==> flow/design.v (excerpt) <==
module top(
    clk,
    rst_n,
    ifm0,
    ifm1,
    ifm2,
    ifm0_en,
    ifm1_en,
    ifm2_en,
    w0,
    w1,
    w2,
    w0_en,
    w1_en,
    w2_en,
    obf0_rd_en,
    obf1_rd_en,
    obf2_rd_en,
    obf0_empty,
    obf1_empty,
    obf2_empty,
    obf0_full,
    obf1_full,
    obf2_full,
    obf0_err,
    obf1_err,
    obf2_err,
    obf0_out,
    obf1_out,
    obf2_out
);
Settings: LEC_CHECK=0, CAP_MARGIN=20, CORE_MARGIN=2, CORE_UTILIZATION=70, CTS_CLUSTER_SIZE=42, SETUP_SLACK_MARGIN=-0.25, SLEW_MARGIN=20; clock period 3.72 ns.
run.sh (not shown) runs the stock make flow with config.mk's settings and CLKGATE_MAP_FILE=.
The first run completed and failed the layout checks on negative setup slack.
Next try:
--- a/flow/config.mk
+++ b/flow/config.mk
@@ -7,7 +7,13 @@
 export LEC_CHECK = 0
+export ABC_AREA = 0
 export CAP_MARGIN = 20
+export CELL_PAD_IN_SITES_DETAIL_PLACEMENT = 0
 export CORE_MARGIN = 2
-export CORE_UTILIZATION = 70
-export CTS_CLUSTER_SIZE = 42
-export SETUP_SLACK_MARGIN = -0.25
+export CORE_UTILIZATION = 72
+export CTS_CLUSTER_DIAMETER = 29
+export CTS_CLUSTER_SIZE = 69
+export HOLD_SLACK_MARGIN = 0.07
+export PLACE_DENSITY = 0.79
+export SETUP_SLACK_MARGIN = 0.88
 export SLEW_MARGIN = 20
+export TNS_END_PERCENT = 20
==> flow/constraint.sdc (replaced) <==
create_clock -name core_clock -period 3.41 [get_ports {clk}]
set_input_delay 0.6820 -clock core_clock [delete_from_list [all_inputs] [get_ports {clk}]]
set_output_delay 0.6820 -clock core_clock [all_outputs]
set_load 0.01 [all_outputs]
Result:
- This time the run died in global routing (5_1_grt)
- die area is lower by 2.7%
- synthesized area stays the same
- synthesized cell count stays the same
Next try:
==> flow/config.mk (replaced) <==
export PLATFORM = sky130hd
export DESIGN_NAME = top
export DESIGN_NICKNAME = top
export VERILOG_FILES = /design/flow/design.v
export SDC_FILE = /design/flow/constraint.sdc
export NUM_CORES = 4
export LEC_CHECK = 0
export ABC_AREA = 1
export CAP_MARGIN = 20
export CORE_MARGIN = 2
export CORE_UTILIZATION = 72
export CTS_CLUSTER_SIZE = 58
export PLACE_DENSITY_LB_ADDON = 0.01
export SETUP_SLACK_MARGIN = -0.24
export SLEW_MARGIN = 20
export TNS_END_PERCENT = 85
==> flow/constraint.sdc (replaced) <==
create_clock -name core_clock -period 2.69 [get_ports {clk}]
set_input_delay 0.5380 -clock core_clock [delete_from_list [all_inputs] [get_ports {clk}]]
set_output_delay 0.5380 -clock core_clock [all_outputs]
set_load 0.01 [all_outputs]
Result: The changed run completed and failed the layout checks on negative setup slack; synthesized area climbs by a few percent; synthesized cell count rose by a quarter to a third; die size rose by a few percent.
Next try:
==> flow/config.mk (replaced) <==
export PLATFORM = sky130hd
export DESIGN_NAME = top
export DESIGN_NICKNAME = top
export VERILOG_FILES = /design/flow/design.v
export SDC_FILE = /design/flow/constraint.sdc
export NUM_CORES = 4
export LEC_CHECK = 0
export CAP_MARGIN = 20
export CORE_MARGIN = 2
export CORE_UTILIZATION = 69
export HOLD_SLACK_MARGIN = -0.1
export PLACE_DENSITY = 0.6
export SLEW_MARGIN = 20
==> flow/constraint.sdc (replaced) <==
create_clock -name core_clock -period 4.1 [get_ports {clk}]
set_input_delay 0.8200 -clock core_clock [delete_from_list [all_inputs] [get_ports {clk}]]
set_output_delay 0.8200 -clock core_clock [all_outputs]
set_load 0.01 [all_outputs]
The changed run completed, yet does not pass: negative hold slack, negative setup slack. First-iteration DRC count shrinks by 28%. Total power shrinks by about 50%. Final area fell by about 9%. Core utilization came out lower by 6.5 points. Worst setup slack improves by 1.8 ns. Maximum frequency rises by about 8%. Die area decreases by about 2.3%.

run 1:
Starting RTL as in the previous note.
make LEC_CHECK=0 ABC_AREA=1 CAP_MARGIN=20 CORE_MARGIN=2 CORE_UTILIZATION=47 MAX_ROUTING_LAYER=met4 PLACE_DENSITY=0.6 SLEW_MARGIN=20 TNS_END_PERCENT=80 finish   # period 5.0 ns
Run 1 | stages: all done | timing, DRC, antenna: all pass
Input changes introduced in run 2 (baseline for comparison: run 1):
- an added CELL_PAD_IN_SITES_DETAIL_PLACEMENT of 1
- an added PLACE_DENSITY_LB_ADDON of 0.16
- an added CTS_CLUSTER_SIZE of 19
- an added MIN_ROUTING_LAYER of met2
- an added HOLD_SLACK_MARGIN of -0.04
- a deleted ABC_AREA that had been 1
- a deleted MAX_ROUTING_LAYER that had been met4
- an added CELL_PAD_IN_SITES_GLOBAL_PLACEMENT of 3
- a deleted PLACE_DENSITY that had been 0.6
- a change of CORE_UTILIZATION from 47 to 63
- a change of TNS_END_PERCENT from 80 to 90
- a change of SLEW_MARGIN from 20 to 40
- an added GPL_ROUTABILITY_DRIVEN of 0
## What came out
Run 1 closes out successfully: all stages finished, all timing, DRC and antenna checks passed. Run 2 terminated abnormally: 3_1_place_gp_skip_io reported FLW-0024. Compared with run 1, run 2 shows cell area after technology mapping that has gone down by a few percent. From run 1 to run 2 the numbers moved as follows: synthesized-area fraction occupied by xor and xnor cells went up by 0.37 points, synthesis area per yosys went down. Between run 2 and run 1, it is run 2 whose post-synthesis share of cell area spent on full adders, half adders and majority gates is higher, by 1.4 points. The synthesized cell count reported for run 2 is smaller than that of run 1 by about 25%. Between run 2 and run 1, it is run 2 whose number of cells in Yosys stat is lower, by 2059.
What run 3 does differently from run 2 at the input level:
- an added ABC_AREA of 1
- a change of TNS_END_PERCENT from 90 to 80
- an added PLACE_DENSITY of 0.6
- an added GPL_TIMING_DRIVEN of 0
- a deleted PLACE_DENSITY_LB_ADDON that had been 0.16
- an added CTS_CLUSTER_DIAMETER of 56
- a change of SLEW_MARGIN from 40 to 20
- a deleted HOLD_SLACK_MARGIN that had been -0.04
- an added MAX_ROUTING_LAYER of met4
- a deleted CELL_PAD_IN_SITES_GLOBAL_PLACEMENT that had been 3
- a deleted CTS_CLUSTER_SIZE that had been 19
- a change of CORE_UTILIZATION from 63 to 47
- a deleted CELL_PAD_IN_SITES_DETAIL_PLACEMENT that had been 1
- a deleted MIN_ROUTING_LAYER that had been met2
Notes after the runs:
- Run 3: full flow OK, the timing, DRC and antenna checks passed
- [compare] base=run 2 new=run 3: synthesized area up 6.9%; total cells reported by yosys after synthesis up 34%.
- Area fraction in full adders, half adders and majority gates, run 2 and run 3: larger value in run 2
- Row AND-OR/OR-AND share of the synthesized area: run 3 lower / run 2 higher
- Compared with run 2, run 3 shows a placement row count that is about 20% higher.
- From run 2 to run 3 the numbers moved as follows: die height now sits higher, die span in x has increased, unique cell type count in the Yosys netlist now sits lower.
- Chip area in the Yosys report is higher on run 3
- The die used by run 3 is larger than the one used by run 2.
No activity file was given, so power comes from the tool's default toggle rates.
